--- design/flow/design.v ---
module CORDIC_Stage (
	input clk,
	input rst,
	input sign_in,
	input USE_SIN_in,
	input [7:0] ite,
	input [32:0] arctan_in_1,
	input [32:0] arctan_in_2,
	input [32:0] target_in,
	input [32:0] curr_angle_in,
	input [32:0] x_in,
	input [32:0] y_in,
	output sign_out,
	output USE_SIN_out,
	output [32:0] curr_angle_out,
	output [32:0] x_out,
	output [32:0] y_out,
	output [32:0] target_out
	);
	reg sign;
	reg [32:0] x[0:1];
	reg [32:0] y[0:1];
	reg [32:0] y_tmp[0:3];
	reg [32:0] x_tmp[0:3];
	reg [3:0] count[0:1];
	reg [32:0] current_angle[0:1];
	reg [32:0] atan[0:1];
	reg [32:0] target_q;
	reg USE_SIN_q;
	reg sign_q;
	reg [32:0] x_q;
	reg [32:0] y_q;
	reg [32:0] current_angle_q;
	always @(posedge clk) begin
			sign = sign_in;
			target_q <= target_in;
			USE_SIN_q <= USE_SIN_in;
			count[0] = ite[7:4];
			y_tmp[0] = sign ? y_in : ~y_in+1;
			y_tmp[1] = {y_tmp[0][32], y_tmp[0][31:0]>>count[0]};
			x_tmp[0] = sign ? x_in : ~x_in+1;
			x_tmp[1] = {x_tmp[0][32], x_tmp[0][31:0]>>count[0]};
			x[0] = x_in + y_tmp[1];
			y[0] = x_tmp[1] + y_in;
			atan[0] = sign ? arctan_in_1 : ~arctan_in_1+1;
			current_angle[0] = curr_angle_in + atan[0];
			if (current_angle[0] > target_in) begin
				sign = 1'b0;
			end
			else begin
				sign = 1'b1;
			end
			count[1] = ite[3:0];
			y_tmp[2] = sign ? y[0] : ~y[0]+1;
			y_tmp[3] = {y_tmp[2][32], y_tmp[2][31:0]>>count[1]};
			x_tmp[2] = sign ? x[0] : ~x[0]+1;
			x_tmp[3] = {x_tmp[2][32], x_tmp[2][31:0]>>count[1]};
			x[1] = x[0] + y_tmp[3];
			y[1] = x_tmp[3] + y[0];
			atan[1] = sign ? arctan_in_2 : ~arctan_in_2+1;
			current_angle[1] = current_angle[0] + atan[1];
			if (current_angle[1] > target_in) begin
				sign = 1'b0;
			end
			else begin
				sign = 1'b1;
			end
			sign_q <= sign;
			x_q <= x[1];
			y_q <= y[1];
			current_angle_q <= current_angle[1];
	end
	assign sign_out = sign_q;
	assign curr_angle_out = current_angle_q;
	assign x_out = x_q;
	assign y_out = y_q;
	assign USE_SIN_out = USE_SIN_q;
	assign target_out = target_q;
endmodule
module CORDIC_Top (
    input clk,
    input [31:0] target,
	 output [31:0] cos_x
);
	wire sign_intermediate[0:6];
	wire USE_SIN_intermediate[0:6];
	wire [32:0] angle_intermediate[0:6];
	wire [32:0] x_intermediate[0:6];
	wire [32:0] y_intermediate[0:6];
	wire [32:0] target_intermediate[0:6];
	wire [32:0] arctan[0:13];
	wire [7:0] ite[0:6];
	wire [32:0] x_init = 33'b01;
	wire [32:0] y_init = 33'b001;
	assign arctan[0]  = 33'b000011111010110110111011000000000;
	assign arctan[1]  = 33'b000001111111010101101110101010000;
	assign arctan[2]  = 33'b000000111111111010101011011110000;
	assign arctan[3]  = 33'b000000011111111111010101010111000;
	assign arctan[4]  = 33'b000000001111111111111010101010110;
	assign arctan[5]  = 33'b000000000111111111111111010101011;
	assign arctan[6]  = 33'b000000000011111111111111111010110;
	assign arctan[7]  = 33'b000000000001111111111111111111011;
	assign arctan[8]  = 33'b000000000000111111111111111111111;
	assign arctan[9]  = 33'b000000000000100000000000000000000;
	assign arctan[10] = 33'b000000000000010000000000000000000;
	assign arctan[11] = 33'b000000000000001000000000000000000;
	assign arctan[12] = 33'b000000000000000100000000000000000;
	assign arctan[13] = 33'b000000000000000010000000000000000;
	assign ite[0]  = 8'b00100011;
	assign ite[1]  = 8'b01000101;
	assign ite[2]  = 8'b01100111;
	assign ite[3]  = 8'b10001001;
	assign ite[4]  = 8'b10101011;
	assign ite[5]  = 8'b11001101;
	assign ite[6]  = 8'b11101111;
	reg init_sign;
	reg USE_SIN;
	wire [32:0] init_angle = 33'b000111011010110001100111000000000;
	reg [32:0] ext_target;
	reg [32:0] fin_target;
	always @* begin
		ext_target = { 1'b0 , target};
		USE_SIN = 0;
		if (ext_target > init_angle) begin
			if (ext_target > 33'b00111) begin
				fin_target = 33'b011001001000011111101101010100010 + (~ext_target + 1);
				init_sign = 1;
				USE_SIN = 1;
			end else begin
				init_sign = 1;
				fin_target = ext_target;
			end
		end
		else begin
			init_sign = 0;
			fin_target = ext_target;
		end
	end
	CORDIC_Stage stage1(
		 .clk(clk),
		 .sign_in(init_sign),
		 .USE_SIN_in(USE_SIN),
		 .ite(ite[0]),
		 .target_in(fin_target),
		 .arctan_in_1(arctan[0]),
		 .arctan_in_2(arctan[1]),
		 .curr_angle_in(init_angle),
		 .x_in(x_init),
		 .y_in(y_init),
		 .sign_out(sign_intermediate[0]),
		 .curr_angle_out(angle_intermediate[0]),
		 .x_out(x_intermediate[0]),
		 .y_out(y_intermediate[0]),
		 .target_out(target_intermediate[0]),
		 .USE_SIN_out(USE_SIN_intermediate[0])
	);
	CORDIC_Stage stage2(
		 .clk(clk),
		 .sign_in(sign_intermediate[0]),
		 .USE_SIN_in(USE_SIN_intermediate[0]),
		 .ite(ite[1]),
		 .target_in(target_intermediate[0]),
		 .arctan_in_1(arctan[2]),
		 .arctan_in_2(arctan[3]),
		 .curr_angle_in(angle_intermediate[0]),
		 .x_in(x_intermediate[0]),
		 .y_in(y_intermediate[0]),
		 .sign_out(sign_intermediate[1]),
		 .curr_angle_out(angle_intermediate[1]),
		 .x_out(x_intermediate[1]),
		 .y_out(y_intermediate[1]),
		 .target_out(target_intermediate[1]),
		 .USE_SIN_out(USE_SIN_intermediate[1])
	);
	CORDIC_Stage stage3(
		 .clk(clk),
		 .sign_in(sign_intermediate[1]),
		 .USE_SIN_in(USE_SIN_intermediate[1]),
		 .ite(ite[2]),
		 .target_in(target_intermediate[1]),
		 .arctan_in_1(arctan[4]),
		 .arctan_in_2(arctan[5]),
		 .curr_angle_in(angle_intermediate[1]),
		 .x_in(x_intermediate[1]),
		 .y_in(y_intermediate[1]),
		 .sign_out(sign_intermediate[2]),
		 .curr_angle_out(angle_intermediate[2]),
		 .x_out(x_intermediate[2]),
		 .y_out(y_intermediate[2]),
		 .target_out(target_intermediate[2]),
		 .USE_SIN_out(USE_SIN_intermediate[2])
	);
	CORDIC_Stage stage4(
		 .clk(clk),
		 .sign_in(sign_intermediate[2]),
		 .USE_SIN_in(USE_SIN_intermediate[2]),
		 .ite(ite[3]),
		 .target_in(target_intermediate[2]),
		 .arctan_in_1(arctan[6]),
		 .arctan_in_2(arctan[7]),
		 .curr_angle_in(angle_intermediate[2]),
		 .x_in(x_intermediate[2]),
		 .y_in(y_intermediate[2]),
		 .sign_out(sign_intermediate[3]),
		 .curr_angle_out(angle_intermediate[3]),
		 .x_out(x_intermediate[3]),
		 .y_out(y_intermediate[3]),
		 .target_out(target_intermediate[3]),
		 .USE_SIN_out(USE_SIN_intermediate[3])
	);
	CORDIC_Stage stage5(
		 .clk(clk),
		 .sign_in(sign_intermediate[3]),
		 .USE_SIN_in(USE_SIN_intermediate[3]),
		 .ite(ite[4]),
		 .target_in(target_intermediate[3]),
		 .arctan_in_1(arctan[8]),
		 .arctan_in_2(arctan[9]),
		 .curr_angle_in(angle_intermediate[3]),
		 .x_in(x_intermediate[3]),
		 .y_in(y_intermediate[3]),
		 .sign_out(sign_intermediate[4]),
		 .curr_angle_out(angle_intermediate[4]),
		 .x_out(x_intermediate[4]),
		 .y_out(y_intermediate[4]),
		 .target_out(target_intermediate[4]),
		 .USE_SIN_out(USE_SIN_intermediate[4])
	);
	CORDIC_Stage stage6(
		 .clk(clk),
		 .sign_in(sign_intermediate[4]),
		 .USE_SIN_in(USE_SIN_intermediate[4]),
		 .ite(ite[5]),
		 .target_in(target_intermediate[4]),
		 .arctan_in_1(arctan[10]),
		 .arctan_in_2(arctan[11]),
		 .curr_angle_in(angle_intermediate[4]),
		 .x_in(x_intermediate[4]),
		 .y_in(y_intermediate[4]),
		 .sign_out(sign_intermediate[5]),
		 .curr_angle_out(angle_intermediate[5]),
		 .x_out(x_intermediate[5]),
		 .y_out(y_intermediate[5]),
		 .target_out(target_intermediate[5]),
		 .USE_SIN_out(USE_SIN_intermediate[5])
	);
	CORDIC_Stage stage7(
		 .clk(clk),
		 .sign_in(sign_intermediate[5]),
		 .USE_SIN_in(USE_SIN_intermediate[5]),
		 .ite(ite[6]),
		 .target_in(target_intermediate[5]),
		 .arctan_in_1(arctan[12]),
		 .arctan_in_2(arctan[13]),
		 .curr_angle_in(angle_intermediate[5]),
		 .x_in(x_intermediate[5]),
		 .y_in(y_intermediate[5]),
		 .sign_out(sign_intermediate[6]),
		 .curr_angle_out(angle_intermediate[6]),
		 .x_out(x_intermediate[6]),
		 .y_out(y_intermediate[6]),
		 .target_out(target_intermediate[6]),
		 .USE_SIN_out(USE_SIN_intermediate[6])
	);
	wire [31:0] K = 32'b01101101111011001010110110001011;
	wire [31:0] done;
	assign done = USE_SIN_intermediate[6] ? y_intermediate[6][31:0] : x_intermediate[6][31:0];
	assign cos_x = done*K;
endmodule
--- design/flow/run.sh ---
#!/bin/bash
# the make line also repeats each setting of config.mk as NAME=value (left out here)
make -C /OpenROAD-flow-scripts/flow DESIGN_CONFIG=/design/flow/config.mk WORK_HOME=/design/flow/orfs CLKGATE_MAP_FILE= finish
--- design/flow/config.mk ---
export PLATFORM = sky130hd
export DESIGN_NAME = CORDIC_Top
export DESIGN_NICKNAME = CORDIC_Top
export VERILOG_FILES = /design/flow/design.v
export SDC_FILE = /design/flow/constraint.sdc
export NUM_CORES = 4
export LEC_CHECK = 0
export CAP_MARGIN = 20
export CORE_MARGIN = 2
export CORE_UTILIZATION = 72
export CTS_CLUSTER_DIAMETER = 362
export CTS_CLUSTER_SIZE = 95
export PLACE_DENSITY = 0.41
export SLEW_MARGIN = 20
--- design/flow/constraint.sdc ---
create_clock -name core_clock -period 7.77 [get_ports {clk}]
set_input_delay 1.5540 -clock core_clock [delete_from_list [all_inputs] [get_ports {clk}]]
set_output_delay 1.5540 -clock core_clock [all_outputs]
set_load 0.01 [all_outputs]
==> results of run 1 <==
-- metal layers --
metal,track usage,GRT overflow
met1,0.852,48
met4,0.895,234
met3,0.792,60
met2,0.990,323
met5,0.644,8
-- what timing repair did --
| action | CTS |
|---|---|
| resized | 498 |
| gates cloned | 1 |
| buffers inserted | 161 |
| hold buffers | 0 |
| setup endpoints to repair | 93 |
| pin swaps | 323 |
-- stage by stage --
step / setup TNS (ns) / util
floorplan: -0.516 / -
global placement: -16.61 / 0.848
detailed placement: -30.61 / 0.848
CTS: -7.23 / 0.889
==> run notes, run 1 <==
run metrics: stopping stage=5_1_grt, Mapped Nets=around 8500, register share after synthesis=0.188, Netlist Area Pre-Place=~61000 um^2, Err=[ERROR GRT-0232] Routing congestion too high. Check the congestion heatmap in the GUI., num rows=106, maximum clock path buffer count=3, top cells by area=ha_1, dfxtp_1, xnor2_1, fa_1, inv_1, core region area=around 84000 um^2, instance tally after logic synthesis=about 7200, count leader, synth=ha_1, area of placed instances=70900 um^2, post-synthesis compound-gate area fraction=0.184, main flop type=dfxtp_1, Synth warnings=9, CTS root buffer=clkbuf_16, top comb family, area=adder cells, XOR Share, Synth=0.124, Die Size=between 80000 and 90000 um^2, TritonCTS Sinks=572, Simple-Gate Area Share=0.160, GRT overflow=673, library cells used by synthesis=101, syn avg cell area=around 8.4 um^2, Placer Congestion=1.01, Final HPWL DP=between 100 and 150 mm, #FFs+latches synth=572, io pins=between 60 and 70, starting density of the core=0.726, Chip Area, Yosys=60800 um^2, Top-area cell share=0.215, Adder Area Share=0.286, ys async rst share=0, die width=around 300 um, Yosys top cell by area=ha_1, yosys cell count=~7200, worst slack at placement=-1.14 ns, htree depth=1, die extent in y=just under 300 um, EDFF count, synth=0, GRT Total Usage=0.878, run status=stopped before the end, placed insts=9428, most frequent cells after synthesis=ha_1, inv_1, xnor2_1, mux frac, synth=0.000679, IO Port Bufs=about 64, number of clock buffers inserted by TritonCTS=10
==> run 2: changes to the inputs <==
CORE_ASPECT_RATIO = 0.71   (was unset)
CTS_CLUSTER_DIAMETER = unset   (was 362)
CTS_CLUSTER_SIZE = 72   (was 95)
PLACE_DENSITY = 0.67   (was 0.41)
SETUP_SLACK_MARGIN = 1.41   (was unset)
TNS_END_PERCENT = 5   (was unset)
clock period = 9.45 ns   (was 7.77 ns; I/O delays follow)
==> run 2 against run 1 <==
  * The run now finishes clean
  * Die size about the same
  * Synthesized cell count unchanged
  * Synthesized area unchanged
==> run notes, run 2 <==
run results: run status=no timing/DRC/antenna violations (was stopped before the end), maximum clock skew at final layout=0.0704 ns, Final Hold Viols=0, NumNets Final=~8800, Die Size=86800 um^2 (about the same), Setup crit end=cos_x[29], antenna viol nets, final=0, num rows=89 (was 106), Top-area cell share=0.215 (unchanged), crit start category=flop, top cells by area=ha_1, dfxtp_1, xnor2_1, fa_1, inv_1 (unchanged), yosys cell count=7232 (unchanged), worst-path fanout max=4, Yosys top cell by area=ha_1 (unchanged), main flop type=dfxtp_1 (unchanged), Final Slew Violations=0, GRT overflow=0, syn avg cell area=8.41 um^2 (unchanged), mux frac, synth=0.000679 (unchanged), routed wire length=between 150 and 200 mm, Worst path top cell family by delay=adder cells, TritonCTS Sinks=572 (unchanged), htree depth=2 (was 1), hold depth=0, vias=approximately 54000, final setup TNS=0 ns, IO Port Bufs=64 (unchanged), die extent in y=249 um (was 295 um), Chip Area, Yosys=60800 um^2 (unchanged), Netlist Area Pre-Place=60800 um^2 (unchanged), Worst path max stage delay=between 0.5 and 0.6 ns, count leader, synth=ha_1 (unchanged), worst hold-check path type=reg -> reg, post-synthesis compound-gate area fraction=0.184 (unchanged), CTS tree=done, OpenROAD warning count=60, area grow syn2layout=12.7%, CP dominant cell by count=inv_2, XOR Share, Synth=0.124 (unchanged), final period utilization=0.959, most frequent cells after synthesis=ha_1, inv_1, xnor2_1 (unchanged), TritonRoute pass-1 iters=8, core region area=83300 um^2 (was 83700 um^2), worst rel slew slack=0.161, GRT Total Usage=0.370, Max Cap Violations=0, R2R Setup Slk=around 0.7 ns, Placer Congestion=0.984 (was 1.01), end of the worst register-to-register path=stage3.x_q[30]$_DFF_P_, die width=349 um (was 295 um), CP max-delay cell=fa_1, routed len/inst=19.9 um, HP Start=stage5.target_q[26]$_DFF_P_, Worst-Margin Slew=1.25 ns, Final HPWL DP=130 mm (was 150 mm), largest net degree at the start of global routing=between 40 and 50, initial antenna violation count=1, Clock transition at path regs=~0.060 ns, crit path kind=reg -> out, CTS root buffer=clkbuf_16 (unchanged), clk latency of the worst-skew pair=~0.70 ns, Synth warnings=9 (unchanged), starting density of the core=0.730 (was 0.726), RSZ-0062 raised after global routing=true, reg-to-reg startpoint=stage2.sign_q$_DFF_P_, R2R cell count=38, first-pass GRT wire length=around 260 mm, Worst Hold End=stage6.target_q[26]$_DFF_P_, CP arrival=7.17 ns, Adder Area Share=0.286 (unchanged), final core occ=0.823, Simple-Gate Area Share=0.160 (unchanged), Setup crit end kind=primary output, Worst Path Required=roughly 7.6 ns, final setup vio count=0, maximum clock path buffer count=3 (unchanged), number of clock buffers inserted by TritonCTS=57 (was 10), Worst Setup SP=stage7.y_q[3]$_DFF_P_, CP Buf/Inv Count=9, EDFF count, synth=0 (unchanged), top comb family, area=adder cells (unchanged), Crit path depth=28, io pins=65 (unchanged), ys async rst share=0 (unchanged), number of DRC markers in iteration 0=roughly 4900, library cells used by synthesis=101 (unchanged), vias per cell=between 6 and 7, Mapped Nets=8525 (unchanged), CTS Hold Bufs=0 (unchanged), DRC Markers=0, instance tally after logic synthesis=7232 (unchanged), #FFs+latches synth=572 (unchanged), vias in the first global route=between 50000 and 60000, register share after synthesis=0.188 (unchanged), min cycle time layout=9.06 ns, fmax=approximately 110 MHz
[run 2: what timing repair did]
action / CTS / global route
cloned: 2 / 0
buffers inserted: 122 / 86
gates resized: 196 / 253
endpoints found under the setup margin: 106 / 146
pin swaps: 131 / 142
[run 2: through the flow]
step	cells	setup WS, ns	hold slack [ns]	cell area, um^2
final	8650	0.386	0.335	68500
after global routing	8649	0.178	0.339	68500
after CTS	8563	0.511	0.335	66800
after detailed placement	8335	0.0520	0.336	63000
after global placement	8335	0.188	0.334	63000
after floorplan	7232	1.38	0.323	61100
[run 2: final cells by class]
class | instances | area [um^2]
Clock buffer | 80 | 1660
Antenna cell | 1 | 2.50
Clock inverter | 24 | 424
Timing Repair inverter | 1 | 8.76
Inverter | 811 | 3100
Sequential cell | 572 | 11500
Multi-Input combinational cell | 5758 | 47900
Timing Repair Buffer | 311 | 2550
Tap cell | 1092 | 1370
Fill cell | 5294 | 14800
[run 2: per-layer routing]
metal  wire length (um)  global-route usage  share of wire  vias up
met2              76200               0.594           0.44     2312
li1                   -                   -              -    26000
met1              76000               0.522           0.44    25800
met3              15600              0.0598          0.090      345
met4               4310              0.0799          0.025        0
met5                  0                   0              0        -
==> run 3: changes to the inputs <==
CORE_ASPECT_RATIO = unset   (was 0.71)
CORE_UTILIZATION = 69   (was 72)
CTS_CLUSTER_DIAMETER = 373   (was unset)
CTS_CLUSTER_SIZE = 97   (was 72)
PLACE_DENSITY = 0.36   (was 0.67)
SETUP_SLACK_MARGIN = unset   (was 1.41)
TNS_END_PERCENT = unset   (was 5)
clock period = 7.55 ns   (was 9.45 ns; I/O delays follow)
==> run 3 against run 2 <==
  * Synthesized area is the same
  * Die size grew 4.2%
  * Synthesized cell count is the same
  * The flow now stops in 5_1_grt
==> run notes, run 3 <==
run metrics: run status=stopped before the end (was no timing/DRC/antenna violations), stopping stage=5_1_grt, worst slack at placement=-1.80 ns (was 0.0520 ns), yosys cell count=7232 (unchanged), CTS root buffer=clkbuf_16 (unchanged), Mapped Nets=8525 (unchanged), main flop type=dfxtp_1 (unchanged), io pins=65 (unchanged), Synth warnings=9 (unchanged), Final HPWL DP=152 mm (was 130 mm), library cells used by synthesis=101 (unchanged), Yosys top cell by area=ha_1 (unchanged), instance tally after logic synthesis=7232 (unchanged), register share after synthesis=0.188 (unchanged), #FFs+latches synth=572 (unchanged), most frequent cells after synthesis=ha_1, inv_1, xnor2_1 (unchanged), Placer Congestion=0.983 (was 0.984), top cells by area=ha_1, dfxtp_1, xnor2_1, fa_1, inv_1 (unchanged), core region area=87000 um^2 (was 83300 um^2), die width=301 um (was 349 um), die extent in y=301 um (was 249 um), syn avg cell area=8.41 um^2 (unchanged), area of placed instances=72800 um^2 (was 63000 um^2), IO Port Bufs=64 (unchanged), Top-area cell share=0.215 (unchanged), XOR Share, Synth=0.124 (unchanged), Netlist Area Pre-Place=60800 um^2 (unchanged), starting density of the core=0.699 (was 0.730), htree depth=1 (was 2), Simple-Gate Area Share=0.160 (unchanged), num rows=108 (was 89), Die Size=90500 um^2 (was 86800 um^2), placed insts=9645 (was 8335), Adder Area Share=0.286 (unchanged), ys async rst share=0 (unchanged), TritonCTS Sinks=572 (unchanged), number of clock buffers inserted by TritonCTS=9 (was 57), count leader, synth=ha_1 (unchanged), EDFF count, synth=0 (unchanged), mux frac, synth=0.000679 (unchanged), top comb family, area=adder cells (unchanged), maximum clock path buffer count=3 (unchanged), post-synthesis compound-gate area fraction=0.184 (unchanged), Chip Area, Yosys=60800 um^2 (unchanged)
## run 3: what timing repair did
action	4_1_cts
pin swaps	268
hold buffers	0
gates resized	455
buffers inserted	132
endpoints found under the setup margin	116
## run 3: metrics by stage
step | hold WS (ns) | TNS [ns]
2_1_floorplan | 0.323 | -0.956
3_3_place_gp | 0.333 | -20.41
3_5_place_dp | 0.338 | -42.73
4_1_cts | 0.331 | -11.24
==> run 4: changes to the inputs <==
ABC_AREA = 1   (was unset)
CAP_MARGIN = 25   (was 20)
CORE_UTILIZATION = 71   (was 69)
CTS_CLUSTER_DIAMETER = 338   (was 373)
CTS_CLUSTER_SIZE = unset   (was 97)
GPL_ROUTABILITY_DRIVEN = 1   (was unset)
MIN_ROUTING_LAYER = met2   (was unset)
PLACE_DENSITY = unset   (was 0.36)
PLACE_DENSITY_LB_ADDON = 0.11   (was unset)
SETUP_SLACK_MARGIN = 2.16   (was unset)
TNS_END_PERCENT = 45   (was unset)
clock period = 8.92 ns   (was 7.55 ns; I/O delays follow)
==> run 4 against run 3 <==
  * Die size shrank 2.7%
  * The run again fails in 5_1_grt
  * Synthesized area is essentially flat
  * Synthesized cell count grew 12%
==> run notes, run 4 <==
run metrics: core region area=85000 um^2 (was 87000 um^2), yosys cell count=8085 (was 7232), Chip Area, Yosys=60800 um^2 (about the same), maximum clock path buffer count=3 (unchanged), main flop type=dfxtp_1 (unchanged), TritonCTS Sinks=572 (unchanged), Mapped Nets=9378 (was 8525), XOR Share, Synth=0.129 (was 0.124), syn avg cell area=7.52 um^2 (was 8.41 um^2), IO Port Bufs=64 (unchanged), CTS Hold Bufs=0 (unchanged), GRT overflow=roughly 120, Netlist Area Pre-Place=60800 um^2 (about the same), htree depth=3 (was 1), Synth warnings=9 (unchanged), number of clock buffers inserted by TritonCTS=67 (was 9), stopping stage=5_1_grt (unchanged), placed insts=9270 (was 9645), post-synthesis compound-gate area fraction=0.134 (was 0.184), register share after synthesis=0.188 (about the same), EDFF count, synth=0 (unchanged), io pins=65 (unchanged), #FFs+latches synth=572 (unchanged), library cells used by synthesis=71 (was 101), worst slack at placement=0.224 ns (was -1.80 ns), die width=297 um (was 301 um), Top-area cell share=0.215 (about the same), mux frac, synth=0 (was 0.000679), top cells by area=ha_1, dfxtp_1, xor2_1, nand2_1, inv_1 (was ha_1, dfxtp_1, xnor2_1, fa_1, inv_1), instance tally after logic synthesis=8085 (was 7232), count leader, synth=nand2_1 (was ha_1), Die Size=88000 um^2 (was 90500 um^2), die extent in y=297 um (was 301 um), Simple-Gate Area Share=0.180 (was 0.160), top comb family, area=adder cells (unchanged), Err=[ERROR GRT-0116] Global routing finished with congestion. Check the congestion regions in the DRC Viewer., Adder Area Share=0.286 (about the same), most frequent cells after synthesis=nand2_1, inv_1, ha_1 (was ha_1, inv_1, xnor2_1), area of placed instances=63500 um^2 (was 72800 um^2), num rows=107 (was 108), Placer Congestion=1.12 (was 0.983), run status=stopped before the end (unchanged), CTS root buffer=clkbuf_16 (unchanged), ys async rst share=0 (unchanged), GRT Total Usage=0.745, Yosys top cell by area=ha_1 (unchanged), starting density of the core=0.715 (was 0.699), Final HPWL DP=140 mm (was 152 mm)
==> run 4: per-layer routing <==
layer  GRT usage  GRT overflow
met5       0.521            17
met4       0.504            16
met3       0.838            64
met2       0.809            22
met1           -             -
==> run 4: what timing repair did <==
item / CTS
pin swaps: 288
endpoints found under the setup margin: 195
setup buffers: 239
gates resized: 446
cloned: 4
==> run 5: changes to the inputs <==
ABC_AREA = unset   (was 1)
CAP_MARGIN = 20   (was 25)
CORE_UTILIZATION = 72   (was 71)
CTS_CLUSTER_DIAMETER = unset   (was 338)
CTS_CLUSTER_SIZE = 75   (was unset)
GPL_ROUTABILITY_DRIVEN = unset   (was 1)
MIN_ROUTING_LAYER = unset   (was met2)
PLACE_DENSITY = 0.35   (was unset)
PLACE_DENSITY_LB_ADDON = unset   (was 0.11)
SETUP_SLACK_MARGIN = 0.74   (was 2.16)
TNS_END_PERCENT = unset   (was 45)
clock period = 8.94 ns   (was 8.92 ns; I/O delays follow)
==> run 5 against run 4 <==
  * Now fails the layout checks on negative setup slack
  * Synthesized cell count shrank 11%
  * Synthesized area is essentially flat
  * Die size shrank 1.4%
==> run notes, run 5 <==
run results: antenna cell count=0, Worst path top cell family by delay=adder cells, Final Slew Violations=0, io pins=65 (unchanged), Final Hold Viols=0, Setup crit end=cos_x[30], TritonRoute pass-1 iters=8, MI comb area=49000 um^2, post-synthesis compound-gate area fraction=0.184 (was 0.134), R2R cell count=around 54, worst-path fanout max=5, Worst-Margin Slew=around 0.98 ns, hold_ws=about 0.35 ns, htree depth=2 (was 3), vias in the first global route=53100, number of DRC markers in iteration 0=around 4600, Top-area cell share=0.215 (about the same), routed len/inst=slightly above 20 um, top cells by area=ha_1, dfxtp_1, xnor2_1, fa_1, inv_1 (was ha_1, dfxtp_1, xor2_1, nand2_1, inv_1), CP Buf/Inv Count=3, TritonCTS Sinks=572 (unchanged), vias per cell=between 6 and 7, first-pass GRT wire length=~270 mm, hold depth=0, GRT overflow=0, run status=finished with violations (was stopped before the end), CP max-delay cell=o41ai_4, layout check faults=negative setup slack, Cell Chain, Critical Path=ha_4, inv_4, fa_1, fa_1, fa_1, fa_1, inv_2, fa_1, fa_1, fa_1, ha_4, and3_4, and3_4, o211ai_1, nand3_2, o41ai_4, o2111ai_1, a21oi_1, xnor2_1, buf_2, num rows=106 (was 107), Simple-Gate Area Share=0.160 (was 0.180), register share after synthesis=0.188 (about the same), die width=295 um (was 297 um), Max Cap Violations=0, Worst Setup SP=stage7.y_q[15]$_DFF_P_, Setup crit end kind=primary output, #FFs+latches synth=572 (unchanged), maximum clock path buffer count=3 (unchanged), maximum clock skew at final layout=roughly 0.046 ns, Placer Congestion=0.999 (was 1.12), largest net degree at the start of global routing=between 40 and 50, initial antenna violation count=2, HP Start=stage5.target_q[16]$_DFF_P_, Adder Area Share=0.286 (about the same), main flop type=dfxtp_1 (unchanged), starting density of the core=0.726 (was 0.715), GRT Total Usage=0.380, worst hold-check path type=reg -> reg, antenna viol nets, final=0, ys async rst share=0 (unchanged), Final HPWL DP=134 mm (was 140 mm), crit path kind=reg -> out, Yosys top cell by area=ha_1 (unchanged), # fillers=4830, IO Port Bufs=64 (unchanged), Die Size=86800 um^2 (was 88000 um^2), fmax=between 100 and 150 MHz, clk latency of the worst-skew pair=0.68 ns, library cells used by synthesis=101 (was 71), Synth warnings=9 (unchanged), most frequent cells after synthesis=ha_1, inv_1, xnor2_1 (was nand2_1, inv_1, ha_1), Clock transition at path regs=approximately 0.060 ns, Chip Area, Yosys=60800 um^2 (about the same), area grow syn2layout=16.8%, CP dominant cell by count=fa_1, yosys cell count=7232 (was 8085), Crit path depth=20, vias=56000, end of the worst register-to-register path=stage2.sign_q$_DFF_P_, EDFF count, synth=0 (unchanged), routed wire length=roughly 180 mm, worst rel slew slack=0.335, Mapped Nets=8525 (was 9378), final setup margin=-0.243 ns, XOR Share, Synth=0.124 (was 0.129), reg-to-reg startpoint=stage1.sign_q$_DFF_P_, final setup vio count=3, CP arrival=~7.4 ns, instance tally after logic synthesis=7232 (was 8085), syn avg cell area=8.41 um^2 (was 7.52 um^2), Worst Hold End=stage6.target_q[16]$_DFF_P_, Design Area, Final=between 70000 and 80000 um^2, final period utilization=1.03, die extent in y=295 um (was 297 um), Netlist Area Pre-Place=60800 um^2 (about the same), mux frac, synth=0.000679 (was 0), number of clock buffers inserted by TritonCTS=61 (was 67), CTS tree=done, Worst path max stage delay=between 0.5 and 0.6 ns, Storage cell area=11500 um^2, count leader, synth=ha_1 (was nand2_1), top comb family, area=adder cells (unchanged), core region area=83700 um^2 (was 85000 um^2), RSZ-0062 raised after global routing=true, R2R Setup Slk=roughly 0.37 ns, crit start category=flop, min cycle time layout=just over 9 ns, CTS root buffer=clkbuf_16 (unchanged), area of placed instances=64400 um^2 (was 63500 um^2), OpenROAD warning count=about 60, DRC Markers=0, NumNets Final=approximately 9000, Worst Path Required=between 7 and 8 ns
## run 5: stage by stage
stage	TNS [ns]	instances	utilization	setup WS (ns)
global route	-1.06	8854	0.849	-0.395
global placement	0	8572	0.770	0.0208
finish	-0.329	8854	0.849	-0.243
CTS	0	8763	0.817	0.121
floorplan	0	7232	-	0.689
detailed placement	-0.318	8572	0.770	-0.318
## run 5: routing by layer
metal  GRT usage  part of all wire  up-vias
li1            -                 -    26300
met1       0.476              0.40    26600
met2       0.647              0.46     2504
met3      0.0682             0.081      578
met4       0.153             0.051        2
met5           0          0.000084        -
## run 5: cell type report
| type | count | share of cell area |
|---|---|---|
| clock inverter | 37 | 0.00594 |
| sequential | 572 | 0.162 |
| multi-input combinational | 5757 | 0.690 |
| tap | 1134 | 0.0200 |
| inverter | 811 | 0.0434 |
| timing repair buffer | 464 | 0.0545 |
| clock buffer | 79 | 0.0242 |
## run 5: repair_timing
action	CTS	global route
setup endpoints to repair	72	103
hold buffers	0	0
gates resized	342	454
buffers inserted	75	90
cloned	0	1
pin swaps	174	272
==> run 6: changes to the inputs <==
CORE_UTILIZATION = 69   (was 72)
CTS_CLUSTER_SIZE = 97   (was 75)
PLACE_DENSITY = 0.36   (was 0.35)
SETUP_SLACK_MARGIN = unset   (was 0.74)
TNS_END_PERCENT = 10   (was unset)
clock period = 8.34 ns   (was 8.94 ns; I/O delays follow)
==> run 6 against run 5 <==
  * The layout still fails its checks (negative setup slack)
  * Clock-buffer cell count increased by 10
  * Die size increased by 4.3%
  * Sequential cell count unchanged
==> run notes, run 6 <==
run results: Final Hold Viols=0 (unchanged), die width=301 um (was 295 um), area grow syn2layout=19.3% (was 16.8%), worst-path fanout max=3 (was 5), core region area=87000 um^2 (was 83700 um^2), number of clock buffers inserted by TritonCTS=68 (was 61), io pins=65 (unchanged), # fillers=5399 (was 4830), routed len/inst=19.0 um (was 20.3 um), Worst Hold End=stage4.target_q[29]$_DFF_P_ (was stage6.target_q[16]$_DFF_P_), CP arrival=7.33 ns (was 7.40 ns), fmax=111 MHz, Simple-Gate Area Share=0.160 (unchanged), Clock transition at path regs=0.06 ns (about the same), maximum clock skew at final layout=0.0530 ns (was 0.0458 ns), starting density of the core=0.699 (was 0.726), Die Size=90500 um^2 (was 86800 um^2), OpenROAD warning count=60 (unchanged), instance tally after logic synthesis=7232 (unchanged), Chip Area, Yosys=60800 um^2 (unchanged), final setup TNS=-3.47 ns (was -0.329 ns), Mapped Nets=8525 (unchanged), run status=finished with violations (unchanged), Setup crit end=cos_x[31] (was cos_x[30]), yosys cell count=7232 (unchanged), DRC Markers=0 (unchanged), Final Slew Violations=0 (unchanged), top comb family, area=adder cells (unchanged), #FFs+latches synth=572 (unchanged), register share after synthesis=0.188 (unchanged), crit path kind=reg -> out (unchanged), min cycle time layout=between 8 and 9 ns, vias in the first global route=55100 (was 53100), first-pass GRT wire length=274 mm (was 269 mm), ys async rst share=0 (unchanged), Max Cap Violations=0 (unchanged), library cells used by synthesis=101 (unchanged), RSZ-0062 raised after global routing=true (unchanged), end of the worst register-to-register path=stage2.sign_q$_DFF_P_ (unchanged), hold depth=0 (unchanged), worst slack at placement=-1.47 ns (was -0.318 ns), Yosys top cell by area=ha_1 (unchanged), count leader, synth=ha_1 (unchanged), post-synthesis compound-gate area fraction=0.184 (unchanged), final period utilization=1.08 (was 1.03), vias=55900 (was 56000), CTS tree=done (unchanged), Setup crit end kind=primary output (unchanged), Final HPWL DP=138 mm (was 134 mm), Worst-Margin Slew=1.11 ns (was 0.982 ns), final setup vio count=11 (was 3), CTS Hold Bufs=0 (unchanged), clk latency of the worst-skew pair=0.68 ns (about the same), Worst Setup SP=stage7.y_q[1]$_DFF_P_ (was stage7.y_q[15]$_DFF_P_), GRT overflow=0 (unchanged), htree depth=3 (was 2), IO Port Bufs=64 (unchanged), TritonCTS Sinks=572 (unchanged), final core occ=0.833 (was 0.849), Adder Area Share=0.286 (unchanged), NumNets Final=9301 (was 8960), most frequent cells after synthesis=ha_1, inv_1, xnor2_1 (unchanged), Netlist Area Pre-Place=60800 um^2 (unchanged), Worst path top cell family by delay=adder cells (unchanged), Worst path max stage delay=0.55 ns (was 0.59 ns), Synth warnings=9 (unchanged), worst rel slew slack=0.255 (was 0.335), R2R cell count=46 (was 54), worst hold-check path type=reg -> reg (unchanged), CTS root buffer=clkbuf_16 (unchanged), EDFF count, synth=0 (unchanged), largest net degree at the start of global routing=36 (was 41), top cells by area=ha_1, dfxtp_1, xnor2_1, fa_1, inv_1 (unchanged), Worst Path Required=6.67 ns (was 7.15 ns), XOR Share, Synth=0.124 (unchanged), Crit path depth=28 (was 20), number of DRC markers in iteration 0=3723 (was 4611), Top-area cell share=0.215 (unchanged), num rows=108 (was 106), die extent in y=301 um (was 295 um), final setup margin=-0.658 ns (was -0.243 ns), CP Buf/Inv Count=6 (was 3), CP max-delay cell=fa_1 (was o41ai_4), R2R Setup Slk=-0.33 ns (was 0.37 ns), initial antenna violation count=0 (was 2), mux frac, synth=0.000679 (unchanged), vias per cell=6.06 (was 6.32), GRT Total Usage=0.370 (was 0.380), syn avg cell area=8.41 um^2 (unchanged), HP Start=stage3.target_q[29]$_DFF_P_ (was stage5.target_q[16]$_DFF_P_), maximum clock path buffer count=3 (unchanged), reg-to-reg startpoint=stage1.sign_q$_DFF_P_ (unchanged), TritonRoute pass-1 iters=6 (was 8), routed wire length=175 mm (was 180 mm), Placer Congestion=0.972 (was 0.999), antenna cell count=0 (unchanged), main flop type=dfxtp_1 (unchanged), antenna viol nets, final=0 (unchanged), layout check faults=negative setup slack (unchanged), crit start category=flop (unchanged)
[run 6: final cells by class]
cell class / count / area [um^2] / area share
multi-input combinational: 5757 / 47700 / 0.658
timing repair buffer: 798 / 6270 / 0.0865
clock inverter: 35 / 592 / 0.00816
sequential: 572 / 11500 / 0.158
inverter: 811 / 3070 / 0.0423
tap: 1155 / 1450 / 0.0199
clock buffer: 89 / 1900 / 0.0262
[run 6: metal layers]
layer  GRT usage  vias up  part of all wire
li1            -    27000                 -
met1       0.443    26500              0.41
met2       0.655     1842              0.48
met3      0.0503      536             0.059
met4       0.175        0             0.051
met5           0        -                 0
[run 6: per-stage QoR]
step                cell area, um^2  hold slack, ns  cells
finish                        72500           0.343   9217
global route                  72500           0.343   9217
CTS                           71100           0.331   9182
detailed placement            67800           0.338   9040
global placement              67800           0.333   9040
floorplan                     61000           0.323   7232
[run 6: repair_timing]
action	in CTS	in global routing
setup endpoints to repair	49	100
setup buffers	18	36
resized	204	294
pin swaps	110	118
==> run 7: changes to the inputs <==
CORE_UTILIZATION = 61   (was 69)
CTS_CLUSTER_SIZE = unset   (was 97)
PLACE_DENSITY = unset   (was 0.36)
SETUP_SLACK_MARGIN = 1.66   (was unset)
TNS_END_PERCENT = unset   (was 10)
clock period = 6.68 ns   (was 8.34 ns; I/O delays follow)
==> run 7 against run 6 <==
  * Design area up 22%
  * Sequential share of layout area shrank 2.8 points
  * Critical path depth up 22
  * Utilization is 6.7 points higher
  * Largest cell class unchanged
  * The layout still fails its checks (negative setup slack)
  * Synthesized cell count is the same
==> run notes, run 7 <==
run results: GRT overflow=0 (unchanged), register share after synthesis=0.188 (unchanged), routed wire length=243 mm (was 175 mm), top cells by area=ha_1, dfxtp_1, xnor2_1, fa_1, inv_1 (unchanged), Worst path top cell family by delay=AND-OR/OR-AND gates (was adder cells), CP Buf/Inv Count=4 (was 6), end of the worst register-to-register path=stage2.sign_q$_DFF_P_ (unchanged), Setup crit end=stage2.sign_q$_DFF_P_ (was cos_x[31]), first-pass GRT wire length=325 mm (was 274 mm), library cells used by synthesis=101 (unchanged), worst hold-check path type=reg -> reg (unchanged), final core occ=0.900 (was 0.833), DRC Markers=0 (unchanged), TritonCTS Sinks=572 (unchanged), number of DRC markers in iteration 0=6507 (was 3723), vias in the first global route=65200 (was 55100), RSZ-0062 raised after global routing=true (unchanged), Synth warnings=9 (unchanged), Final Hold Viols=0 (unchanged), Adder Area Share=0.286 (unchanged), number of clock buffers inserted by TritonCTS=68 (unchanged), Design Area, Final=88700 um^2 (was 72500 um^2), starting density of the core=0.617 (was 0.699), reg-to-reg startpoint=stage1.sign_q$_DFF_P_ (unchanged), Mapped Nets=8525 (unchanged), Simple-Gate Area Share=0.160 (unchanged), worst-path fanout max=8 (was 3), htree depth=3 (unchanged), Finished Layout Cells=11000 (was 9217), Worst-Margin Slew=0.884 ns (was 1.11 ns), most frequent cells after synthesis=ha_1, inv_1, xnor2_1 (unchanged), final setup margin=-2.57 ns (was -0.658 ns), OpenROAD warning count=60 (unchanged), GRT Total Usage=0.389 (was 0.370), ys async rst share=0 (unchanged), min cycle time layout=9.25 ns, Crit path depth=50 (was 28), Yosys top cell by area=ha_1 (unchanged), CTS root buffer=clkbuf_16 (unchanged), area of placed instances=79200 um^2 (was 67800 um^2), R2R Setup Slk=-2.57 ns (was -0.33 ns), CP max-delay cell=a221o_1 (was fa_1), #FFs+latches synth=572 (unchanged), Worst path max stage delay=0.44 ns (was 0.55 ns), core region area=98600 um^2 (was 87000 um^2), IO Port Bufs=64 (unchanged), Worst Setup SP=stage1.sign_q$_DFF_P_ (was stage7.y_q[1]$_DFF_P_), Placer Congestion=0.979 (was 0.972), NumNets Final=10900 (was 9301), crit path kind=reg -> reg (was reg -> out), syn avg cell area=8.41 um^2 (unchanged), Top-area cell share=0.215 (unchanged), maximum clock path buffer count=3 (unchanged), vias=67900 (was 55900), XOR Share, Synth=0.124 (unchanged), io pins=65 (unchanged), R2R cell count=50 (was 46), routed len/inst=22.1 um (was 19.0 um), final period utilization=1.38 (was 1.08), top comb family, area=adder cells (unchanged), instance tally after logic synthesis=7232 (unchanged), main flop type=dfxtp_1 (unchanged), run status=finished with violations (unchanged), layout check faults=negative setup slack (unchanged), Netlist Area Pre-Place=60800 um^2 (unchanged), worst rel slew slack=0.406 (was 0.255), area grow syn2layout=45.9% (was 19.3%), CP arrival=9.88 ns (was 7.33 ns), Clock transition at path regs=0.07 ns (was 0.06 ns), clk latency of the worst-skew pair=0.72 ns (was 0.68 ns), num rows=115 (was 108), crit start category=flop (unchanged), Max Cap Violations=0 (unchanged), Setup crit end kind=flop (was primary output), Die Size=102000 um^2 (was 90500 um^2), Worst Hold End=stage6.target_q[8]$_DFF_P_ (was stage4.target_q[29]$_DFF_P_), worst slack at placement=-2.30 ns (was -1.47 ns), hold depth=0 (unchanged), vias per cell=6.19 (was 6.06), die extent in y=320 um (was 301 um), Final HPWL DP=155 mm (was 138 mm), largest net degree at the start of global routing=31 (was 36), TritonRoute pass-1 iters=6 (unchanged), count leader, synth=ha_1 (unchanged), EDFF count, synth=0 (unchanged), post-synthesis compound-gate area fraction=0.184 (unchanged), Chip Area, Yosys=60800 um^2 (unchanged), HP Start=stage5.target_q[8]$_DFF_P_ (was stage3.target_q[29]$_DFF_P_), Final Slew Violations=0 (unchanged), mux frac, synth=0.000679 (unchanged), placed insts=10500 (was 9040), final setup vio count=235 (was 11), Worst Path Required=7.32 ns (was 6.67 ns), CTS tree=done (unchanged), die width=320 um (was 301 um), yosys cell count=7232 (unchanged), fmax=between 100 and 150 MHz, antenna viol nets, final=0 (unchanged), maximum clock skew at final layout=0.0440 ns (was 0.0530 ns), initial antenna violation count=5 (was 0)
==> run 7: through the flow <==
step	TNS (ns)	hold WS [ns]
2_1_floorplan	-29.91	0.323
3_3_place_gp	-94.52	0.328
3_5_place_dp	-121.51	0.331
4_1_cts	-78.18	0.343
5_1_grt	-236.69	0.357
6_report	-191.47	0.349
==> run 7: timing repair <==
action / CTS / global route
gates resized: 518 / 527
pin swaps: 280 / 428
hold buffers: 0 / 0
gates cloned: 2 / 3
buffers inserted: 190 / 166
setup endpoints to repair: 349 / 359
==> run 7: final cells by class <==
type	instances	area (um^2)
Antenna cell	4	10.0
Clock buffer	84	1800
Clock inverter	36	485
Fill cell	4358	9850
Inverter	811	3120
Multi-Input combinational cell	5757	51300
Sequential cell	572	11500
Tap cell	1287	1610
Timing Repair Buffer	2421	18900
Timing Repair inverter	1	6.26
==> run 7: routing by layer <==
layer	GRT usage	part of all wire	vias up
met1	0.446	0.36	32100
met3	0.0528	0.083	1566
met4	0.209	0.089	4
met2	0.699	0.47	3967
li1	-	-	30300
met5	0	0.00011	-
==> run 8: changes to the inputs <==
ABC_AREA = 0   (was unset)
CORE_UTILIZATION = 72   (was 61)
CTS_CLUSTER_DIAMETER = 399   (was unset)
CTS_CLUSTER_SIZE = 95   (was unset)
SETUP_SLACK_MARGIN = unset   (was 1.66)
TNS_END_PERCENT = 5   (was unset)
clock period = 6.65 ns   (was 6.68 ns; I/O delays follow)
==> run 8 against run 7 <==
  * The run now fails in 4_1_cts
  * Synthesized cell count did not move
  * Die size fell by 15%
  * Synthesized area did not move
==> run notes, run 8 <==
run metrics: run status=stopped before the end (was finished with violations), stopping stage=4_1_cts, Err=[ERROR DPL-0033] detailed placement checks failed during check placement., Mapped Nets=8525 (unchanged), EDFF count, synth=0 (unchanged), XOR Share, Synth=0.124 (unchanged), Chip Area, Yosys=60800 um^2 (unchanged), Top-area cell share=0.215 (unchanged), syn avg cell area=8.41 um^2 (unchanged), Adder Area Share=0.286 (unchanged), register share after synthesis=0.188 (unchanged), num rows=106 (was 115), die extent in y=295 um (was 320 um), #FFs+latches synth=572 (unchanged), yosys cell count=7232 (unchanged), ys async rst share=0 (unchanged), io pins=65 (unchanged), top cells by area=ha_1, dfxtp_1, xnor2_1, fa_1, inv_1 (unchanged), starting density of the core=0.726 (was 0.617), mux frac, synth=0.000679 (unchanged), core region area=83700 um^2 (was 98600 um^2), top comb family, area=adder cells (unchanged), Netlist Area Pre-Place=60800 um^2 (unchanged), instance tally after logic synthesis=7232 (unchanged), post-synthesis compound-gate area fraction=0.184 (unchanged), Synth warnings=9 (unchanged), die width=295 um (was 320 um), main flop type=dfxtp_1 (unchanged), count leader, synth=ha_1 (unchanged), Die Size=86800 um^2 (was 102000 um^2), Final HPWL DP=179 mm (was 155 mm), Placer Congestion=1.05 (was 0.979), IO Port Bufs=64 (unchanged), area of placed instances=78100 um^2 (was 79200 um^2), Yosys top cell by area=ha_1 (unchanged), library cells used by synthesis=101 (unchanged), most frequent cells after synthesis=ha_1, inv_1, xnor2_1 (unchanged), Simple-Gate Area Share=0.160 (unchanged)
-- run 8: metrics by stage --
step	hold slack [ns]	setup WS [ns]	instances
global placement	0.335	-2.06	10400
detailed placement	0.335	-2.80	10400
floorplan	0.323	-1.40	7232
==> run 9: changes to the inputs <==
ABC_AREA = unset   (was 0)
CAP_MARGIN = 15   (was 20)
CELL_PAD_IN_SITES_GLOBAL_PLACEMENT = 3   (was unset)
CORE_ASPECT_RATIO = 0.77   (was unset)
CORE_UTILIZATION = 71   (was 72)
CTS_CLUSTER_DIAMETER = 123   (was 399)
CTS_CLUSTER_SIZE = unset   (was 95)
MIN_ROUTING_LAYER = met2   (was unset)
SETUP_SLACK_MARGIN = 3.06   (was unset)
TNS_END_PERCENT = unset   (was 5)
clock period = 14.4 ns   (was 6.65 ns; I/O delays follow)
==> run 9 against run 8 <==
  * The run fails in 3_1_place_gp_skip_io
  * Die size grew 1.4%
  * Synthesized cell count unchanged
  * Synthesized area unchanged
==> run notes, run 9 <==
run metrics: run status=stopped before the end (unchanged), stopping stage=3_1_place_gp_skip_io (was 4_1_cts), Err=[ERROR GPL-0301] Utilization 148.134 % exceeds 100%. (was [ERROR DPL-0033] detailed placement checks failed during check placement.), XOR Share, Synth=0.124 (unchanged), post-synthesis compound-gate area fraction=0.184 (unchanged), mux frac, synth=0.000679 (unchanged), #FFs+latches synth=572 (unchanged), count leader, synth=ha_1 (unchanged), core region area=85200 um^2 (was 83700 um^2), die extent in y=261 um (was 295 um), yosys cell count=7232 (unchanged), Yosys top cell by area=ha_1 (unchanged), Synth warnings=9 (unchanged), starting density of the core=0.714 (was 0.726), instance tally after logic synthesis=7232 (unchanged), most frequent cells after synthesis=ha_1, inv_1, xnor2_1 (unchanged), Die Size=88000 um^2 (was 86800 um^2), Mapped Nets=8525 (unchanged), Adder Area Share=0.286 (unchanged), register share after synthesis=0.188 (unchanged), Simple-Gate Area Share=0.160 (unchanged), Chip Area, Yosys=60800 um^2 (unchanged), syn avg cell area=8.41 um^2 (unchanged), main flop type=dfxtp_1 (unchanged), die width=337 um (was 295 um), ys async rst share=0 (unchanged), Netlist Area Pre-Place=60800 um^2 (unchanged), library cells used by synthesis=101 (unchanged), EDFF count, synth=0 (unchanged), num rows=94 (was 106), top comb family, area=adder cells (unchanged), top cells by area=ha_1, dfxtp_1, xnor2_1, fa_1, inv_1 (unchanged), Top-area cell share=0.215 (unchanged)
==> run 10: changes to the inputs <==
CAP_MARGIN = 20   (was 15)
CELL_PAD_IN_SITES_GLOBAL_PLACEMENT = 0   (was 3)
CORE_ASPECT_RATIO = 0.97   (was 0.77)
CORE_UTILIZATION = 72   (was 71)
CTS_CLUSTER_DIAMETER = unset   (was 123)
CTS_CLUSTER_SIZE = 40   (was unset)
GPL_ROUTABILITY_DRIVEN = 1   (was unset)
MAX_ROUTING_LAYER = met4   (was unset)
MIN_ROUTING_LAYER = unset   (was met2)
PLACE_DENSITY_LB_ADDON = 0.0   (was unset)
SETUP_SLACK_MARGIN = 0.75   (was 3.06)
TNS_END_PERCENT = 5   (was unset)
clock period = 10.6 ns   (was 14.4 ns; I/O delays follow)
==> run 10 against run 9 <==
  * The run now finishes clean
  * Synthesized cell count unchanged
  * Synthesized area is the same
  * Die size decreased by 1.4%
==> run notes, run 10 <==
run results: run status=no timing/DRC/antenna violations (was stopped before the end), CTS Hold Bufs=0, Storage cell area=11500 um^2, instance tally after logic synthesis=7232 (unchanged), routed wire length=159 mm, routed len/inst=18.8 um, clk latency of the worst-skew pair=just under 0.7 ns, antenna viol nets, final=0, Clock transition at path regs=around 0.060 ns, Chip Area, Yosys=60800 um^2 (unchanged), htree depth=2, IO Port Bufs=64, Crit path depth=20, hold depth=0, antenna cell count=0, starting density of the core=0.730 (was 0.714), CTS root buffer=clkbuf_16, DRC Markers=0, TritonRoute pass-1 iters=8, Netlist Area Pre-Place=60800 um^2 (unchanged), fmax=just over 100 MHz, MI comb area=around 46000 um^2, Setup crit end=cos_x[30], maximum clock skew at final layout=just under 0.05 ns, Top-area cell share=0.215 (unchanged), Max Cap Violations=0, vias=52600, post-synthesis compound-gate area fraction=0.184 (unchanged), worst-path fanout max=5, area grow syn2layout=7.05%, Final Slew Violations=0, worst rel slew slack=0.213, mux frac, synth=0.000679 (unchanged), Mapped Nets=8525 (unchanged), Final HPWL DP=131 mm, initial antenna violation count=0, vias in the first global route=approximately 50000, reg-to-reg startpoint=stage2.sign_q$_DFF_P_, most frequent cells after synthesis=ha_1, inv_1, xnor2_1 (unchanged), final period utilization=0.914, crit path kind=reg -> out, Placer Congestion=1.00, XOR Share, Synth=0.124 (unchanged), syn avg cell area=8.41 um^2 (unchanged), Final Hold Viols=0, CP dominant cell by count=fa_1, Worst path max stage delay=0.60 ns, die extent in y=290 um (was 261 um), Die Size=86800 um^2 (was 88000 um^2), vias per cell=6.21, final setup TNS=0 ns, Worst Hold End=stage2.target_q[29]$_DFF_P_, Simple-Gate Area Share=0.160 (unchanged), GRT overflow=0, yosys cell count=7232 (unchanged), Worst path top cell family by delay=adder cells, io pins=between 60 and 70, RSZ-0062 raised after global routing=true, NumNets Final=approximately 8600, HP Start=stage1.target_q[29]$_DFF_P_, top cells by area=ha_1, dfxtp_1, xnor2_1, fa_1, inv_1 (unchanged), OpenROAD warning count=~57, Worst Setup SP=stage7.y_q[11]$_DFF_P_, core region area=83300 um^2 (was 85200 um^2), Synth warnings=9 (unchanged), number of DRC markers in iteration 0=approximately 4000, Worst-Margin Slew=between 1 and 1.5 ns, Adder Area Share=0.286 (unchanged), CTS tree=done, CP max-delay cell=fa_1, maximum clock path buffer count=3, die width=299 um (was 337 um), largest net degree at the start of global routing=40, Cell Chain, Critical Path=ha_1, inv_1, fa_1, fa_1, inv_1, fa_1, fa_1, fa_1, fa_1, fa_1, ha_1, and3_1, and3_1, o211ai_1, nand3_2, o41ai_4, o2111ai_1, a21oi_1, xnor2_1, clkdlybuf4s50_1, R2R cell count=a little over 40, crit start category=flop, CP Buf/Inv Count=3, TritonCTS Sinks=572, # fillers=between 5000 and 6000, R2R Setup Slk=roughly 1.2 ns, Worst Path Required=~8.5 ns, worst hold-check path type=reg -> reg, library cells used by synthesis=101 (unchanged), register share after synthesis=0.188 (unchanged), final setup vio count=0, first-pass GRT wire length=around 260 mm, Setup crit end kind=primary output, ys async rst share=0 (unchanged), end of the worst register-to-register path=stage3.sign_q$_DFF_P_, top comb family, area=adder cells (unchanged), Yosys top cell by area=ha_1 (unchanged), main flop type=dfxtp_1 (unchanged), #FFs+latches synth=572 (unchanged), count leader, synth=ha_1 (unchanged), num rows=104 (was 94), CP arrival=7.57 ns, GRT Total Usage=0.367, min cycle time layout=9.69 ns, number of clock buffers inserted by TritonCTS=~60, EDFF count, synth=0 (unchanged)
## run 10: stage by stage
| stage | cell area (um^2) | cells | util | hold slack (ns) | worst slack (ns) |
|---|---|---|---|---|---|
| final | 65100 | 8467 | 0.781 | 0.350 | 0.907 |
| after global placement | 62700 | 8350 | 0.753 | 0.335 | 0.858 |
| after CTS | 64800 | 8458 | 0.779 | 0.345 | 0.537 |
| after floorplan | 60800 | 7232 | - | 0.323 | 0.783 |
| after detailed placement | 62700 | 8350 | 0.753 | 0.336 | 0.690 |
| after global routing | 65100 | 8467 | 0.781 | 0.355 | 0.464 |
## run 10: routing by layer
metal,share of wire,up-vias,GRT usage
met5,0,-,-
met4,0.038,0,0.130
met3,0.064,360,0.0392
met2,0.47,1830,0.613
met1,0.43,24800,0.460
li1,-,25600,-
## run 10: timing repair
action	in CTS	in global routing
buffers inserted	0	9
setup endpoints to repair	5	44
pin swaps	0	4
gates cloned	0	0
resized	17	41
## run 10: cell type report
class                      count  share of cell area
tap                         1113              0.0214
clock inverter                27             0.00577
inverter                     811              0.0469
sequential                   572               0.176
multi-input combinational   5757               0.709
timing repair buffer         106              0.0148
clock buffer                  81              0.0260
==> run 11: changes to the inputs <==
CELL_PAD_IN_SITES_GLOBAL_PLACEMENT = unset   (was 0)
CORE_ASPECT_RATIO = unset   (was 0.97)
CORE_UTILIZATION = 70   (was 72)
CTS_CLUSTER_DIAMETER = 37   (was unset)
CTS_CLUSTER_SIZE = 51   (was 40)
GPL_ROUTABILITY_DRIVEN = unset   (was 1)
MAX_ROUTING_LAYER = unset   (was met4)
PLACE_DENSITY_LB_ADDON = unset   (was 0.0)
SETUP_SLACK_MARGIN = -0.49   (was 0.75)
TNS_END_PERCENT = unset   (was 5)
clock period = 5.82 ns   (was 10.6 ns; I/O delays follow)
==> run 11 against run 10 <==
  * The flow now stops in 4_1_cts
  * Synthesized area is the same
  * Synthesized cell count unchanged
  * Die size rose by 2.8%
==> run notes, run 11 <==
run metrics: run status=stopped before the end (was no timing/DRC/antenna violations), stopping stage=4_1_cts, Err=[ERROR DPL-0038] Utilization greater than 100%, impossible to legalize, placed insts=10700 (was 8350), starting density of the core=0.704 (was 0.730), count leader, synth=ha_1 (unchanged), top comb family, area=adder cells (unchanged), worst slack at placement=-3.61 ns (was 0.690 ns), main flop type=dfxtp_1 (unchanged), Synth warnings=9 (unchanged), mux frac, synth=0.000679 (unchanged), IO Port Bufs=64 (unchanged), Mapped Nets=8525 (unchanged), Adder Area Share=0.286 (unchanged), top cells by area=ha_1, dfxtp_1, xnor2_1, fa_1, inv_1 (unchanged), num rows=108 (was 104), syn avg cell area=8.41 um^2 (unchanged), most frequent cells after synthesis=ha_1, inv_1, xnor2_1 (unchanged), die width=299 um (about the same), area of placed instances=82000 um^2 (was 62700 um^2), core region area=86300 um^2 (was 83300 um^2), Final HPWL DP=198 mm (was 131 mm), Top-area cell share=0.215 (unchanged), Netlist Area Pre-Place=60800 um^2 (unchanged), io pins=65 (unchanged), instance tally after logic synthesis=7232 (unchanged), Simple-Gate Area Share=0.160 (unchanged), #FFs+latches synth=572 (unchanged), Placer Congestion=1.01 (was 1.00), Yosys top cell by area=ha_1 (unchanged), ys async rst share=0 (unchanged), XOR Share, Synth=0.124 (unchanged), library cells used by synthesis=101 (unchanged), die extent in y=299 um (was 290 um), yosys cell count=7232 (unchanged), register share after synthesis=0.188 (unchanged), Die Size=89200 um^2 (was 86800 um^2), post-synthesis compound-gate area fraction=0.184 (unchanged), Chip Area, Yosys=60800 um^2 (unchanged), EDFF count, synth=0 (unchanged)
## run 11: per-stage QoR
step	TNS (ns)
2_1_floorplan	-146.38
3_3_place_gp	-251.51
3_5_place_dp	-398.12
==> run 12: changes to the inputs <==
CELL_PAD_IN_SITES_GLOBAL_PLACEMENT = 0   (was unset)
CORE_UTILIZATION = 72   (was 70)
CTS_CLUSTER_DIAMETER = unset   (was 37)
CTS_CLUSTER_SIZE = 52   (was 51)
GPL_ROUTABILITY_DRIVEN = 1   (was unset)
MAX_ROUTING_LAYER = met4   (was unset)
PLACE_DENSITY_LB_ADDON = 0.01   (was unset)
SETUP_SLACK_MARGIN = 2.4   (was -0.49)
TNS_END_PERCENT = 65   (was unset)
clock period = 8.46 ns   (was 5.82 ns; I/O delays follow)
==> run 12 against run 11 <==
  * Die size is 2.7% lower
  * Now fails the layout checks on max-capacitance violations, max-slew violations, negative setup slack
  * Synthesized area unchanged
  * Synthesized cell count did not move
==> run notes, run 12 <==
run results: run status=finished with violations (was stopped before the end), layout check faults=max-capacitance violations, max-slew violations, negative setup slack, Synth warnings=9 (unchanged), count leader, synth=ha_1 (unchanged), final period utilization=1.12, largest net degree at the start of global routing=38, Final HPWL DP=132 mm (was 198 mm), clk latency of the worst-skew pair=about 0.70 ns, Design Area, Final=between 70000 and 80000 um^2, TritonCTS Sinks=about 570, DRC Markers=0, Top-area cell share=0.215 (unchanged), CP dominant cell by count=fa_1, R2R Setup Slk=-0.63 ns, fmax=106 MHz, vias in the first global route=54400, worst rel slew slack=-0.0726, GRT overflow=0, yosys cell count=7232 (unchanged), most frequent cells after synthesis=ha_1, inv_1, xnor2_1 (unchanged), die width=295 um (was 299 um), Final Hold Viols=0, crit start category=flop, Placer Congestion=0.992 (was 1.01), syn avg cell area=8.41 um^2 (unchanged), OpenROAD warning count=a little under 60, post-synthesis compound-gate area fraction=0.184 (unchanged), CTS Hold Bufs=0, core region area=83700 um^2 (was 86300 um^2), maximum clock skew at final layout=slightly below 0.1 ns, Worst Hold End=stage6.target_q[18]$_DFF_P_, CP Buf/Inv Count=7, instance tally after logic synthesis=7232 (unchanged), worst hold-check path type=reg -> reg, Simple-Gate Area Share=0.160 (unchanged), Yosys top cell by area=ha_1 (unchanged), vias=a little under 60000, final setup margin=-1.01 ns, die extent in y=295 um (was 299 um), HP Start=stage5.target_q[18]$_DFF_P_, TritonRoute pass-1 iters=8, EDFF count, synth=0 (unchanged), GRT Total Usage=0.396, Die Size=86800 um^2 (was 89200 um^2), area grow syn2layout=21.4%, final setup TNS=-6.29 ns, num rows=106 (was 108), first-pass GRT wire length=roughly 270 mm, Worst-Margin Slew=1.58 ns, R2R cell count=roughly 47, reg-to-reg startpoint=stage3.sign_q$_DFF_P_, routed wire length=slightly above 200 mm, number of DRC markers in iteration 0=5370, mux frac, synth=0.000679 (unchanged), Adder Area Share=0.286 (unchanged), Crit path depth=27, initial antenna violation count=5, final setup vio count=18, NumNets Final=about 9100, Clock transition at path regs=around 0.07 ns, Netlist Area Pre-Place=60800 um^2 (unchanged), Mapped Nets=8525 (unchanged), Setup crit end=cos_x[31], crit path kind=reg -> out, min cycle time layout=9.47 ns, worst-path fanout max=3, top cells by area=ha_1, dfxtp_1, xnor2_1, fa_1, inv_1 (unchanged), Worst Setup SP=stage7.y_q[8]$_DFF_P_, CTS tree=done, top comb family, area=adder cells (unchanged), IO Port Bufs=64 (unchanged), #FFs+latches synth=572 (unchanged), antenna viol nets, final=0, CP arrival=approximately 7.8 ns, RSZ-0062 raised after global routing=true, end of the worst register-to-register path=stage4.sign_q$_DFF_P_, Max Cap Violations=1, vias per cell=~6.6, ys async rst share=0 (unchanged), # fillers=4069, Final Slew Violations=3, Chip Area, Yosys=60800 um^2 (unchanged), hold depth=0, register share after synthesis=0.188 (unchanged), routed len/inst=roughly 22 um, starting density of the core=0.726 (was 0.704), Worst path top cell family by delay=adder cells, maximum clock path buffer count=3, main flop type=dfxtp_1 (unchanged), area of placed instances=65400 um^2 (was 82000 um^2), Setup crit end kind=primary output, htree depth=2, hold_ws=~0.35 ns, CP max-delay cell=fa_1, final core occ=0.882, Worst Path Required=6.77 ns, Worst path max stage delay=approximately 0.95 ns, number of clock buffers inserted by TritonCTS=around 60, io pins=65 (unchanged), library cells used by synthesis=101 (unchanged), CTS root buffer=clkbuf_16, XOR Share, Synth=0.124 (unchanged)
## run 12: timing repair
item,4_1_cts,5_1_grt
pin swaps,288,402
gates resized,469,536
cloned,1,1
endpoints found under the setup margin,297,310
setup buffers,130,145
## run 12: through the flow
stage / cells / worst slack, ns
2_1_floorplan: 7232 / 0.407
3_3_place_gp: 8596 / -0.308
3_5_place_dp: 8596 / -0.364
4_1_cts: 8840 / -0.324
5_1_grt: 8991 / -1.05
6_report: 8991 / -1.01
## run 12: area by class of cell
| type | count | area, um^2 | area share |
|---|---|---|---|
| clock buffer | 77 | 1700 | 0.0230 |
| inverter | 811 | 3110 | 0.0422 |
| sequential | 572 | 11600 | 0.156 |
| tap | 1134 | 1420 | 0.0192 |
| multi-input combinational | 5757 | 50600 | 0.685 |
| clock inverter | 36 | 415 | 0.00563 |
| timing repair buffer | 599 | 5020 | 0.0680 |
| antenna | 5 | 12.5 | 0.000170 |
## run 12: routing by layer
layer	share of wire	vias up	global-route usage
li1	-	26600	-
met1	0.36	27800	0.463
met2	0.46	3504	0.681
met3	0.095	1338	0.0530
met4	0.080	0	0.171
met5	0	-	-
